==> flow/design.v (excerpt) <==
module cordic_sincos(
	input clk,
	input rst,
	input start,
	input [15:0] z0,
	output ready,
	output reg done,
	output [15:0] x,
	output [15:0] y
	);
For scale: ~700 cells after synthesis, ~68 flip-flops, about 53 I/O pins, roughly 0.0063 mm^2 of cells after synthesis.
Settings: LEC_CHECK=0, ABC_AREA=0, CAP_MARGIN=20, CELL_PAD_IN_SITES_DETAIL_PLACEMENT=2, CORE_MARGIN=10, CORE_UTILIZATION=40, CTS_CLUSTER_DIAMETER=364, CTS_CLUSTER_SIZE=100, PLACE_DENSITY_LB_ADDON=0.14, SLEW_MARGIN=15, TNS_END_PERCENT=85; clock period 2.91 ns.
run.sh (not shown) runs the stock make flow with config.mk's settings and CLKGATE_MAP_FILE=.
The starting point died in 4_1_cts, error DPL-0033.
Rerun with:
ABC_AREA = default   (was 0)
CELL_PAD_IN_SITES_DETAIL_PLACEMENT = default   (was 2)
CORE_MARGIN = 2   (was 10)
CTS_CLUSTER_DIAMETER = default   (was 364)
CTS_CLUSTER_SIZE = default   (was 100)
PLACE_DENSITY_LB_ADDON = default   (was 0.14)
SLEW_MARGIN = 20   (was 15)
TNS_END_PERCENT = default   (was 85)
clock period = 5.0 ns   (was 2.91 ns; I/O delays follow)
Effect:
- This time the run passed the timing, design-rule and antenna checks
- synthesized cell count stays the same
- synthesized area does not change
- die size goes down by 21%
Rerun with:
CAP_MARGIN = 35   (was 20)
GPL_TIMING_DRIVEN = 0   (was default)
Effect: The changed run completed without violations; cell count rises by 5.8%; sequential power falls by 4.3%; cell area rises by 4.9%.
Rerun with:
CAP_MARGIN = 20   (was 35)
GPL_TIMING_DRIVEN = default   (was 0)
SLEW_MARGIN = 35   (was 20)
TNS_END_PERCENT = 10   (was default)
After rerunning: The new run produced a clean layout. Sequential cell count does not change. Via count came out lower by 6.2%. Cell count is lower by about 5.5%.


Starting RTL as in the previous note.
clock: 3.16 ns
lec_check: 0
abc_area: 1
cap_margin: 30
cell_pad_in_sites_global_placement: 0
core_aspect_ratio: 0.84
core_margin: 2
core_utilization: 16
cts_cluster_diameter: 217
cts_cluster_size: 74
gpl_timing_driven: 1
max_routing_layer: met4
min_routing_layer: met1
place_density_lb_addon: 0.19
setup_slack_margin: 0.45
slew_margin: 0
tns_end_percent: 95
The baseline finished but failed the layout checks on negative setup slack.
Change:
--- a/flow/config.mk
+++ b/flow/config.mk
@@ -9 +9 @@
-export CAP_MARGIN = 30
+export CAP_MARGIN = 35
@@ -11 +11 @@
-export CORE_ASPECT_RATIO = 0.84
+export CORE_ASPECT_RATIO = 0.92
@@ -13,3 +13,3 @@
-export CORE_UTILIZATION = 16
-export CTS_CLUSTER_DIAMETER = 217
-export CTS_CLUSTER_SIZE = 74
+export CORE_UTILIZATION = 46
+export CTS_CLUSTER_DIAMETER = 345
+export CTS_CLUSTER_SIZE = 100
@@ -17 +16,0 @@
-export MAX_ROUTING_LAYER = met4
@@ -20,3 +19,2 @@
-export SETUP_SLACK_MARGIN = 0.45
-export SLEW_MARGIN = 0
-export TNS_END_PERCENT = 95
+export SLEW_MARGIN = 20
+export TNS_END_PERCENT = 40
==> flow/constraint.sdc (replaced) <==
create_clock -name core_clock -period 4.9 [get_ports {clk}]
set_input_delay 0.9800 -clock core_clock [delete_from_list [all_inputs] [get_ports {clk}]]
set_output_delay 0.9800 -clock core_clock [all_outputs]
set_load 0.01 [all_outputs]
The changed run finished clean.
Total power fell by 52%.
Register-to-register slack improves by 1400 ps.
Non-clock buffer count decreases by 177.
Die size came out lower by 64%.
Cell area goes down by 27%.
Area after synthesis is unchanged.
Change:
--- a/flow/config.mk
+++ b/flow/config.mk
@@ -11 +11 @@
-export CORE_ASPECT_RATIO = 0.92
+export CORE_ASPECT_RATIO = 0.84
@@ -13,3 +13,3 @@
-export CORE_UTILIZATION = 46
-export CTS_CLUSTER_DIAMETER = 345
-export CTS_CLUSTER_SIZE = 100
+export CORE_UTILIZATION = 16
+export CTS_CLUSTER_DIAMETER = 217
+export CTS_CLUSTER_SIZE = 13
@@ -16,0 +17 @@
+export MAX_ROUTING_LAYER = met4
@@ -18,0 +20 @@
+export SETUP_SLACK_MARGIN = 0.45
@@ -20 +22 @@
-export TNS_END_PERCENT = 40
+export TNS_END_PERCENT = 95
==> flow/constraint.sdc (replaced) <==
create_clock -name core_clock -period 3.16 [get_ports {clk}]
set_input_delay 0.6320 -clock core_clock [delete_from_list [all_inputs] [get_ports {clk}]]
set_output_delay 0.6320 -clock core_clock [all_outputs]
set_load 0.01 [all_outputs]
The changed run reached the layout checks and failed them: negative setup slack. Fmax rose by 9.1%. Non-clock buffer count rose by 177. Global-route usage fell by 11 points. Clock power rose by 49%. Via count rose by 12%. Wire length rose by 45%. Final cell count rose by 49%. Design area rose by 37%. Die area rose to 2.8 times its value. Worst hold slack got worse by 16 ps.
Change:
--- a/flow/config.mk
+++ b/flow/config.mk
@@ -11 +11 @@
-export CORE_ASPECT_RATIO = 0.84
+export CORE_ASPECT_RATIO = 0.5
@@ -13,3 +13,4 @@
-export CORE_UTILIZATION = 16
-export CTS_CLUSTER_DIAMETER = 217
-export CTS_CLUSTER_SIZE = 13
+export CORE_UTILIZATION = 46
+export CTS_CLUSTER_DIAMETER = 345
+export CTS_CLUSTER_SIZE = 100
+export GPL_ROUTABILITY_DRIVEN = 0
@@ -17 +17,0 @@
-export MAX_ROUTING_LAYER = met4
@@ -20 +19,0 @@
-export SETUP_SLACK_MARGIN = 0.45
@@ -22 +21 @@
-export TNS_END_PERCENT = 95
+export TNS_END_PERCENT = 40
==> flow/constraint.sdc (replaced) <==
create_clock -name core_clock -period 4.9 [get_ports {clk}]
set_input_delay 0.9800 -clock core_clock [delete_from_list [all_inputs] [get_ports {clk}]]
set_output_delay 0.9800 -clock core_clock [all_outputs]
set_load 0.01 [all_outputs]
Outcome: The changed run finished clean; maximum frequency is lower by roughly a tenth; setup slack is better by 1200 ps; first-iteration DRC count is higher by well over a third.
Change:
--- a/flow/config.mk
+++ b/flow/config.mk
@@ -11 +11 @@
-export CORE_ASPECT_RATIO = 0.5
+export CORE_ASPECT_RATIO = 1.43
@@ -13,4 +13,3 @@
-export CORE_UTILIZATION = 46
-export CTS_CLUSTER_DIAMETER = 345
-export CTS_CLUSTER_SIZE = 100
-export GPL_ROUTABILITY_DRIVEN = 0
+export CORE_UTILIZATION = 16
+export CTS_CLUSTER_DIAMETER = 217
+export CTS_CLUSTER_SIZE = 13
@@ -17,0 +17 @@
+export MAX_ROUTING_LAYER = met4
@@ -19,0 +20 @@
+export SETUP_SLACK_MARGIN = 0.56
@@ -21 +22 @@
-export TNS_END_PERCENT = 40
+export TNS_END_PERCENT = 95
==> flow/constraint.sdc (replaced) <==
create_clock -name core_clock -period 3.16 [get_ports {clk}]
set_input_delay 0.6320 -clock core_clock [delete_from_list [all_inputs] [get_ports {clk}]]
set_output_delay 0.6320 -clock core_clock [all_outputs]
set_load 0.01 [all_outputs]
Now the flow completed, yet does not pass: negative setup slack. Core utilization decreases by 27 points. Register-to-register slack gets worse by 1100 ps. Final cell count increases by 49%. Cell area increases by 41%. Setup slack gets worse by 1100 ps. Synthesized area is unchanged. Synthesized cell count does not change. Count of clock-buffer cells in the layout increases by 2.


== run 1 ==
cordic_sincos again, from the RTL that the note above started with.
Settings: LEC_CHECK=0, ABC_AREA=1, CAP_MARGIN=20, CORE_MARGIN=10, CORE_UTILIZATION=40, CTS_CLUSTER_DIAMETER=364, CTS_CLUSTER_SIZE=100, PLACE_DENSITY_LB_ADDON=0.14, SLEW_MARGIN=35, TNS_END_PERCENT=85; clock period 2.91 ns.
In run 1 the implementation completed, yet the final layout does not meet the checks, the culprit being setup timing.
Edits applied to the flow inputs when going from run 1 to run 2:
- CTS_CLUSTER_DIAMETER: 364 -> unset
- CORE_UTILIZATION: 40 -> 65
- TNS_END_PERCENT: 85 -> unset
- SLEW_MARGIN: 35 -> 20
- CORE_MARGIN: 10 -> 2
- PLACE_DENSITY_LB_ADDON: 0.14 -> unset
- CTS_CLUSTER_SIZE: 100 -> 72
- the clock period (ns, I/O delays scaled along): 2.91 -> 3.44
==> results <==
Run 2 finished every step from synthesis to the final layout, and the layout passed the timing, design-rule and antenna checks. Run 2 vs run 1: required time of the worst setup path up. Run 2: shortest period the worst path allows higher than run 1. Area of the die ended up 11,000 sq um lower on run 2 than on run 1. Sort run 1 and run 2 by global-route usage over all layers, descending, and run 2 comes first. From run 1 to run 2 the numbers moved as follows: cell depth of the worst setup path increased by about 8% relative to the old numbers, maximum clock frequency moved down, via count dropped 1.1%.
#### Input delta (run 3 over run 2)
- CTS_CLUSTER_SIZE: 72 -> unset
- CORE_UTILIZATION: 65 -> 66
- the clock period (ns, I/O delays scaled along): 3.44 -> 5.11
--- outcome ---
Run 3 reached the end of the flow, and the finished layout is clean on the timing, design-rule and antenna checks. Comparing run 2 against run 3, there is no change at all in number of library cell types mapped by synthesis. Note that the first-iteration DRC count recorded for run 2 amounts to 1.3 times the value seen in run 3. Changes observed in run 3 relative to run 2: total wirelength of the detailed-routed design fell about 8%, share of the core filled by cells before placement went up by 0.62 points. Compared with run 2, run 3 shows a lower global-route wire length before repair.


Starting RTL as in the previous note.
==> flow/design.v (excerpt) <==
module cordic_sincos(
	input clk,
	input rst,
	input start,
	input [15:0] z0,
	output ready,
	output reg done,
	output [15:0] x,
	output [15:0] y
	);
clock: 2.99 ns
lec_check: 0
abc_area: 1
cap_margin: 20
core_margin: 2
core_utilization: 72
cts_cluster_diameter: 188
place_density_lb_addon: 0.25
setup_slack_margin: -0.26
slew_margin: 20
tns_end_percent: 5
The baseline failed in global routing on GRT-0232.
Then changed:
ABC_AREA = default   (was 1)
CORE_UTILIZATION = 11   (was 72)
CTS_CLUSTER_DIAMETER = default   (was 188)
PLACE_DENSITY_LB_ADDON = default   (was 0.25)
SETUP_SLACK_MARGIN = default   (was -0.26)
TNS_END_PERCENT = default   (was 5)
clock period = 7.7 ns   (was 2.99 ns; I/O delays follow)
Effect:
- With this change the flow completed without violations
- die size is higher to 6.0 times its value
- synthesized cell count is lower by about a fifth
- area after synthesis went down by a few percent
Then changed:
CORE_UTILIZATION = 67   (was 11)
CTS_CLUSTER_DIAMETER = 29   (was default)
clock period = 4.04 ns   (was 7.7 ns; I/O delays follow)
Effect: This time the run completed, yet does not pass: negative setup slack. Synthesized area does not change. Synthesized cell count does not change. Routed wire length went down by a few percent. Critical path depth went up by 3. Power went up by well over a third. Die area went down by well over a third.
Then changed:
CORE_UTILIZATION = 19   (was 67)
CTS_CLUSTER_DIAMETER = default   (was 29)
clock period = 4.75 ns   (was 4.04 ns; I/O delays follow)
Effect:
- Now the flow completed with no timing, DRC or antenna violations
- worst setup slack gains 470 ps
- final cell count rose by a quarter to a third
- wire length fell by a few percent
- clock skew fell by 4.3 ps
- register-to-register slack gains 470 ps
- sequential cell count stays the same
- utilization fell by 59 points
- total power fell by about a fifth
- synthesized area does not change
Then changed:
CORE_UTILIZATION = 72   (was 19)
CTS_CLUSTER_SIZE = 97   (was default)
clock period = 4.97 ns   (was 4.75 ns; I/O delays follow)
Effect:
- The new run completed with no timing, DRC or antenna violations
- cell area decreases by 8.0%
- global-route usage increases by 23 points
- power decreases by 8.7%
- combinational power decreases by about 5%
- synthesized area stays the same
- via count increases by about 4%
- non-clock buffer count decreases by 13
- sequential cell count does not change
- utilization increases by 57 points
Then changed:
CORE_ASPECT_RATIO = 0.5   (was default)
CTS_CLUSTER_DIAMETER = 348   (was default)
SETUP_SLACK_MARGIN = 1.45   (was default)
=> The new run finished with timing, DRC and antenna clean; wire length came out higher by 18%; non-clock buffer count came out higher by 36; combinational power came out higher by 24%; global-route usage came out higher by 2.9 points; first-iteration DRC count came out higher by 100%; synthesized cell count is unchanged.
Power figures rest on the tool's default switching activity, not on a simulated workload.
